// top_module
module top_module (
    input clk,
    input rst,
    output [18:0] imem_addr,               
    input  [18:0] imem_rdata,              
    output [8:0]  dmem_addr,               
    input  [18:0] dmem_rdata,              
    output [18:0] dmem_wdata,              
    output        dmem_we,                 
    output        halt                     
);
export LEC_CHECK = 0
export ABC_AREA = 1
export CAP_MARGIN = 20
export CORE_ASPECT_RATIO = 0.81
export CORE_MARGIN = 2
export CORE_UTILIZATION = 58
export GPL_ROUTABILITY_DRIVEN = 1
export MAX_ROUTING_LAYER = met5
export SETUP_SLACK_MARGIN = -0.77
export SLEW_MARGIN = 20
create_clock -name core_clock -period 38.8 [get_ports {clk}]
run.sh (not shown) runs the stock make flow with config.mk's settings and CLKGATE_MAP_FILE=.
Next try:
CORE_MARGIN = 3   (was 2)
CORE_UTILIZATION = 61   (was 58)
PLACE_DENSITY = 0.39   (was unset)
SETUP_SLACK_MARGIN = 2.07   (was -0.77)
clock period = 29.6 ns   (was 38.8 ns; I/O delays follow)
After rerunning:
- The new run completed, yet does not pass: negative setup slack
- die size fell by a few percent
- synthesized area does not change
- routed wire length went up by a quarter to a third
- hold slack stays flat
- critical path depth goes down by 8
- core utilization grows by 17 points
- fmax shrinks by a few percent
- global-route usage rises by 8.2 points
Next try:
ABC_AREA = unset   (was 1)
CORE_ASPECT_RATIO = unset   (was 0.81)
CORE_MARGIN = 2   (was 3)
CORE_UTILIZATION = 40   (was 61)
GPL_ROUTABILITY_DRIVEN = unset   (was 1)
MAX_ROUTING_LAYER = unset   (was met5)
PLACE_DENSITY = unset   (was 0.39)
SETUP_SLACK_MARGIN = unset   (was 2.07)
clock period = 38.0 ns   (was 29.6 ns; I/O delays follow)
Now the flow completed with no timing, DRC or antenna violations.
Non-clock buffer count came out lower by 679.
Routed wire length went down by 9.7%.
Clock-buffer cell count fell by 3.
Final area fell by 8.8%.
Utilization falls by 34 points.
Setup slack improves by 9.8 ns.
Next try:
CELL_PAD_IN_SITES_GLOBAL_PLACEMENT = 2   (was unset)
SETUP_SLACK_MARGIN = 1.32   (was unset)
SLEW_MARGIN = 35   (was 20)
clock period = 39.2 ns   (was 38.0 ns; I/O delays follow)
After rerunning: The changed run finished clean. Sequential share of layout area goes down by 0.25 points. Hold slack barely changes. Register-to-register slack improves by 1.4 ns. Via count goes down by 0.69%. Routed wire length goes up by 6.7%. Fmax goes up by 0.43%.

* * *

job 323:
Starting RTL as in the previous note.
Design top_module, start of the top module:
module top_module (
    input clk,
    input rst,
    output [18:0] imem_addr,               
    input  [18:0] imem_rdata,              
    output [8:0]  dmem_addr,               
    input  [18:0] dmem_rdata,              
    output [18:0] dmem_wdata,              
    output        dmem_we,                 
    output        halt                     
);
==> flow/config.mk <==
export PLATFORM = sky130hd
export DESIGN_NAME = top_module
export DESIGN_NICKNAME = top_module
export VERILOG_FILES = /design/flow/design.v
export SDC_FILE = /design/flow/constraint.sdc
export NUM_CORES = 4
export LEC_CHECK = 0
export ABC_AREA = 0
export CAP_MARGIN = 20
export CORE_ASPECT_RATIO = 0.81
export CORE_MARGIN = 2
export CORE_UTILIZATION = 17
export GPL_ROUTABILITY_DRIVEN = 0
export MAX_ROUTING_LAYER = met5
export PLACE_DENSITY_LB_ADDON = 0.27
export SETUP_SLACK_MARGIN = -0.77
export SLEW_MARGIN = 20
==> flow/constraint.sdc <==
create_clock -name core_clock -period 60.5 [get_ports {clk}]
set_input_delay 12.1000 -clock core_clock [delete_from_list [all_inputs] [get_ports {clk}]]
set_output_delay 12.1000 -clock core_clock [all_outputs]
set_load 0.01 [all_outputs]
Changes in job 8334 relative to job 323:
Settings: a deleted CORE_ASPECT_RATIO that had been 0.81; a deleted GPL_ROUTABILITY_DRIVEN that had been 0; a change of CORE_UTILIZATION from 17 to 59; a deleted SETUP_SLACK_MARGIN that had been -0.77; a deleted PLACE_DENSITY_LB_ADDON that had been 0.27; a deleted ABC_AREA that had been 0; a deleted MAX_ROUTING_LAYER that had been met5; a change of the clock period (ns, I/O delays scaled along) from 60.5 to 21.2.
==> comparison <==
- Among job 323 and job 8334, a clean, completed layout was produced by job 323 alone.
- Diff job 323 -> job 8334: clock-buffer cell count decreased 7; smallest hold slack decreased 0.011 ns; maximum fanout along the worst path decreased 30.
- Status: wire length parity (job 323, job 8334)
- Job 323 has a lower global-route usage over all layers than job 8334.
- Job 8334 vs job 323 — synthesis-to-layout area growth rose 22 points.
- Job 323 vs job 8334, layer carrying the most global-route usage: met1 vs met2
- Going from job 323 to job 8334, post-CTS setup buffer count up 145.
> inputs changed (job 8334 -> job 935)
Settings: CTS_CLUSTER_SIZE newly set to 39; CORE_UTILIZATION changed from 59 to 66; MAX_ROUTING_LAYER newly set to met4; the clock period (ns, I/O delays scaled along) changed from 21.2 to 16.5.
Job 935 failed in global routing with ODB-0269.
Lower pre-CTS worst setup slack among job 935 and job 8334: job 935
When job 935 is measured against job 8334, its final HPWL from detailed placement turns out about 0.4% lower.
Job 935 reports a lower die extent in y than job 8334 does.
Going from job 8334 to job 935, total number of placement rows dropped 6, horizontal die size lost 5.4%, buffer depth of the longest clock path barely changed.
Higher number of buffers added by the clock tree synthesis step goes to job 8334 over job 935.
From job 8334 to job 935, synthesized flop and latch total did not move at all.
The die area in job 8334 is 1.12 times that in job 935.
Reported for job 935 and job 8334, top-level port count turned out identical to the last digit.
Comparing job 935 against job 8334, there is no change at all in synthesized area per cell.

* * *

The RTL this note starts from:
==> flow/design.v <==
module alu (
    input  [18:0] a,
    input  [18:0] b,
    input  [4:0]  opcode,
    output reg [37:0] outau
);
always @(*) begin
    case (opcode)
        5'b00000: outau = {19'b0, a + b};         
        5'b00001: outau = {19'b0, a - b};         
        5'b00010: outau = a * b;                  
        5'b00011: outau = (b != 0) ? {19'b0, a / b} : 38'b0;  
        5'b00100: outau = {19'b0, a + 19'd1};     
        5'b00101: outau = {19'b0, a - 19'd1};     
        5'b00110: outau = {19'b0, a & b};         
        5'b00111: outau = {19'b0, a | b};         
        5'b01000: outau = {19'b0, a ^ b};         
        5'b01001: outau = {19'b0, ~a};            
        default : outau = 38'b0;                  
    endcase
end
endmodule
module program_counter (
    input clk,
    input rst,
    input pc_enable,
    input [1:0] pc_sel,            
    input [18:0] target_addr,      
    output reg [18:0] pc
);
always @(posedge clk or posedge rst) begin
    if (rst) begin
        pc <= 19'd0;
    end 
    else if (pc_enable) begin
        case (pc_sel)
            2'b00: pc <= pc + 1;         
            2'b01: pc <= target_addr;        
            2'b10: pc <= target_addr;        
            2'b11: pc <= target_addr;        
        endcase
    end
end
endmodule
module inst_reg (
    input clk,
    input load_IR,
    input [18:0] ins,               
    output reg [4:0] opcode,        
    output reg [3:0] rs1, rs2, rd,  
    output reg [13:0] addr_imm,     
    output reg [5:0] branch_offset  
);
    localparam OPC_ADD   = 5'd0,
               OPC_SUB   = 5'd1,
               OPC_MUL   = 5'd2,
               OPC_DIV   = 5'd3,
               OPC_INC   = 5'd4,
               OPC_DEC   = 5'd5,
               OPC_AND   = 5'd6,
               OPC_OR    = 5'd7,
               OPC_XOR   = 5'd8,
               OPC_NOT   = 5'd9,
               OPC_LD    = 5'd10,
               OPC_ST    = 5'd11,
               OPC_BEQ   = 5'd12,
               OPC_BNE   = 5'd13,
               OPC_JMP   = 5'd14,
               OPC_CALL  = 5'd15;
    always @(posedge clk) begin
        if (load_IR) begin
            opcode <= ins[18:14];
            rs1 <= 4'd0;
            rs2 <= 4'd0;
            rd <= 4'd0;
            addr_imm <= 14'd0;
            branch_offset <= 6'd0;
            case (ins[18:14])
                OPC_ADD, OPC_SUB, OPC_MUL, OPC_DIV,
                OPC_INC, OPC_DEC, OPC_AND, OPC_OR,
                OPC_XOR, OPC_NOT: begin
                    rs1 <= ins[13:10];
                    rs2 <= ins[9:6];
                    rd  <= ins[5:2];
                end
                OPC_LD, OPC_ST: begin
                    rs1 <= ins[13:10];             
                    rs2 <= ins[9:6];               
                    addr_imm <= {8'd0, ins[5:0]};  
                end
                OPC_BEQ, OPC_BNE: begin
                    rs1 <= ins[13:10];            
                    rs2 <= ins[9:6];              
                    branch_offset <= ins[5:0];    
                end
                OPC_JMP, OPC_CALL: begin
                    addr_imm <= ins[13:0];        
                end
                default: begin
                end
            endcase
        end
    end
endmodule
module reg_file (
    input clk,
    input rst,
    input reg_write,                  
    input [4:0] read_reg1,            
    input [4:0] read_reg2,            
    input [4:0] write_reg,            
    input [18:0] write_data,          
    output [18:0] read_data1,         
    output [18:0] read_data2          
);
    reg [18:0] registers [0:31];
    assign read_data1 = registers[read_reg1];
    assign read_data2 = registers[read_reg2];
    integer i;
    always @(posedge clk or posedge rst) begin
        if (rst) begin
            for (i = 0; i < 32; i = i + 1)
                registers[i] <= 19'd0;
        end else if (reg_write) begin
                        registers[write_reg] <= write_data;
        end
    end
endmodule
module control_unit (
    input clk, rst,
    input [4:0] opcode,                     	 
    input regs_equal,				 
    output reg mem_read,			 
    output reg mem_write,			 
    output reg reg_write,			 
    output reg load_IR,				 
    output reg pc_enable,			 
    output reg [4:0] ALU_op,			 
    output reg [1:0] pc_sel,			 
    output halted				 
);
    parameter FETCH = 3'b000, EXECUTE = 3'b001, MEMORY = 3'b010,
              WRITBK = 3'b011, CONTROL = 3'b100, HALT = 3'b101;
    reg [2:0] state, next_state;
    assign halted = (state == HALT);
    always @(posedge clk or posedge rst) begin
        if (rst)
            state <= FETCH;
        else
            state <= next_state;
    end
    always @(*) begin
        case (state)
            FETCH: next_state = EXECUTE;
            EXECUTE: begin
                case (opcode)
                    5'b01010, 5'b01011: next_state = MEMORY;   				 
                    5'b01100, 5'b01101, 5'b01110, 5'b01111: next_state = CONTROL;	 
                    5'b00000, 5'b00001, 5'b00010, 5'b00011, 5'b00100,
                    5'b00101, 5'b00110, 5'b00111, 5'b01000, 5'b01001: next_state = WRITBK;  
                    5'b11111: next_state = HALT;					 
                    default: next_state = FETCH;					 
                endcase
            end
            MEMORY: begin
                if (opcode == 5'b01010)
                    next_state = WRITBK;	  
                else
                    next_state = FETCH;  	 
            end
            WRITBK: next_state = FETCH;
            CONTROL: next_state = FETCH;
            HALT: next_state = HALT;
            default: next_state = FETCH;
        endcase
    end
    always @(*) begin
        mem_read = 0;
        mem_write = 0;
        reg_write = 0;
        load_IR = 0;
        pc_enable = 0;
        ALU_op = 5'b00000;
        pc_sel = 2'b00;
        case (state)
            FETCH: begin
                mem_read = 1;
                load_IR = 1;
                pc_enable = 1;
                pc_sel = 2'b00;
            end
            EXECUTE: begin
                ALU_op = opcode;
            end
            MEMORY: begin
                if (opcode == 5'b01010)
                    mem_read = 1;        
                else
                    mem_write = 1;       
            end
            WRITBK: begin
                ALU_op = opcode;
                if (opcode != 5'b01011)  
                    reg_write = 1;
            end
            CONTROL: begin
                case (opcode)
                    5'b01100: begin pc_enable = regs_equal;  pc_sel = 2'b01; end  
                    5'b01101: begin pc_enable = !regs_equal; pc_sel = 2'b01; end  
                    5'b01110, 5'b01111: begin pc_enable = 1; pc_sel = 2'b10; end  
                    default: ;
                endcase
            end
            default: ;
        endcase
    end
endmodule
module top_module (
    input clk,
    input rst,
    output [18:0] imem_addr,               
    input  [18:0] imem_rdata,              
    output [8:0]  dmem_addr,               
    input  [18:0] dmem_rdata,              
    output [18:0] dmem_wdata,              
    output        dmem_we,                 
    output        halt                     
);
    wire [4:0] opcode;
    wire [3:0] rs1, rs2, rd;
    wire [13:0] addr_imm;
    wire [5:0] branch_offset;
    wire [4:0] alu_opcode;
    wire [1:0] pc_sel;
    wire [18:0] reg_data1, reg_data2;
    wire [37:0] alu_result;
    wire mem_read, mem_write, reg_write, load_IR, pc_enable;
    wire [18:0] pc_value;
    wire [18:0] target_addr;
    reg [18:0] mem_read_data;
    always @(posedge clk) begin
        if (mem_read)
            mem_read_data <= dmem_rdata;
    end
    wire is_load = (opcode == 5'b01010);
    wire [3:0]  wb_reg  = is_load ? rs2 : rd;
    wire [18:0] wb_data = is_load ? mem_read_data : alu_result[18:0];
    wire [18:0] ea      = reg_data1 + {5'd0, addr_imm};
    assign imem_addr  = pc_value;
    assign dmem_addr  = ea[8:0];
    assign dmem_wdata = reg_data2;
    assign dmem_we    = mem_write;
    assign target_addr = (pc_sel == 2'b01) ? (pc_value + {{13{branch_offset[5]}}, branch_offset}) : {5'd0, addr_imm};
    program_counter PC (
        .clk(clk),
        .rst(rst),
        .pc_enable(pc_enable),
        .pc_sel(pc_sel),
        .target_addr(target_addr),
        .pc(pc_value)
    );
    inst_reg IR (
        .clk(clk),
        .load_IR(load_IR),
        .ins(imem_rdata),
        .opcode(opcode),
        .rs1(rs1),
        .rs2(rs2),
        .rd(rd),
        .addr_imm(addr_imm),
        .branch_offset(branch_offset)
    );
    control_unit CU (
        .clk(clk),
        .rst(rst),
        .opcode(opcode),
        .regs_equal(reg_data1 == reg_data2),
        .mem_read(mem_read),
        .mem_write(mem_write),
        .reg_write(reg_write),
        .load_IR(load_IR),
        .pc_enable(pc_enable),
        .ALU_op(alu_opcode),
        .pc_sel(pc_sel),
        .halted(halt)
    );
    reg_file RF (
        .clk(clk),
        .rst(rst),
        .reg_write(reg_write),
        .read_reg1({1'b0, rs1}),
        .read_reg2({1'b0, rs2}),
        .write_reg({1'b0, wb_reg}),
        .write_data(wb_data),
        .read_data1(reg_data1),
        .read_data2(reg_data2)
    );
    alu ALU (
        .a(reg_data1),
        .b(reg_data2),
        .opcode(alu_opcode),
        .outau(alu_result)
    );
endmodule
==> flow/config.mk <==
export PLATFORM = sky130hd
export DESIGN_NAME = top_module
export DESIGN_NICKNAME = top_module
export VERILOG_FILES = /design/flow/design.v
export SDC_FILE = /design/flow/constraint.sdc
export NUM_CORES = 4
export LEC_CHECK = 0
export ABC_AREA = 1
export CAP_MARGIN = 20
export CORE_MARGIN = 2
export CORE_UTILIZATION = 72
export CTS_CLUSTER_DIAMETER = 396
export CTS_CLUSTER_SIZE = 10
export PLACE_DENSITY_LB_ADDON = 0.12
export SETUP_SLACK_MARGIN = 2.44
export SLEW_MARGIN = 40
==> flow/constraint.sdc <==
create_clock -name core_clock -period 8.87 [get_ports {clk}]
set_input_delay 1.7740 -clock core_clock [delete_from_list [all_inputs] [get_ports {clk}]]
set_output_delay 1.7740 -clock core_clock [all_outputs]
set_load 0.01 [all_outputs]
The baseline ended with an error in clock tree synthesis on DPL-0038.
Change:
Settings changed: ABC_AREA 1 to unset, CORE_UTILIZATION 72 to 38, CTS_CLUSTER_DIAMETER 396 to unset, CTS_CLUSTER_SIZE 10 to unset, PLACE_DENSITY_LB_ADDON 0.12 to unset, SETUP_SLACK_MARGIN 2.44 to unset, SLEW_MARGIN 40 to 20.
Clock period 8.87 ns to 38.0 ns, I/O delays scaled along.
Result: Now the flow finished with timing, DRC and antenna clean; area after synthesis went up by 0.53%; synthesized cell count decreases by 16%; die area rose by 89%.

* * *

Starts from the design.v that is shown in full above.
==> flow/config.mk <==
export PLATFORM = sky130hd
export DESIGN_NAME = top_module
export DESIGN_NICKNAME = top_module
export VERILOG_FILES = /design/flow/design.v
export SDC_FILE = /design/flow/constraint.sdc
export NUM_CORES = 4
export LEC_CHECK = 0
export ABC_AREA = 1
export CAP_MARGIN = 20
export CORE_MARGIN = 2
export CORE_UTILIZATION = 72
export CTS_CLUSTER_DIAMETER = 233
export HOLD_SLACK_MARGIN = -0.08
export MAX_ROUTING_LAYER = met4
export PLACE_DENSITY_LB_ADDON = 0.03
export SETUP_SLACK_MARGIN = 3.8
export SLEW_MARGIN = 20
export TNS_END_PERCENT = 5
==> flow/constraint.sdc <==
create_clock -name core_clock -period 39.5 [get_ports {clk}]
set_input_delay 7.9000 -clock core_clock [delete_from_list [all_inputs] [get_ports {clk}]]
set_output_delay 7.9000 -clock core_clock [all_outputs]
set_load 0.01 [all_outputs]
The baseline stopped in 5_1_grt.
Edit:
ABC_AREA = unset   (was 1)
CORE_UTILIZATION = 15   (was 72)
CTS_CLUSTER_DIAMETER = unset   (was 233)
HOLD_SLACK_MARGIN = unset   (was -0.08)
MAX_ROUTING_LAYER = unset   (was met4)
PLACE_DENSITY_LB_ADDON = unset   (was 0.03)
SETUP_SLACK_MARGIN = unset   (was 3.8)
TNS_END_PERCENT = unset   (was 5)
clock period = 47.2 ns   (was 39.5 ns; I/O delays follow)
Result: This time the run passed the timing, design-rule and antenna checks; synthesized area increases by 0.53%; die size climbs to 4.7 times its value; synthesized cell count fell by 16%.
Edit:
CORE_UTILIZATION = 66   (was 15)
SETUP_SLACK_MARGIN = 4.29   (was unset)
clock period = 38.5 ns   (was 47.2 ns; I/O delays follow)
This time the run aborted during 5_1_grt. Synthesized cell count stays the same. Die area fell by 77%. Synthesized area stays the same.
Edit:
ABC_AREA = 1   (was unset)
CORE_UTILIZATION = 64   (was 66)
CTS_CLUSTER_SIZE = 96   (was unset)
SETUP_SLACK_MARGIN = unset   (was 4.29)
clock period = 11.8 ns   (was 38.5 ns; I/O delays follow)
The new run never finished: it broke off in 5_1_grt, error GRT-0232; area after synthesis came out lower by 0.53%; die area came out higher by 2.5%; synthesized cell count climbs by 19%.
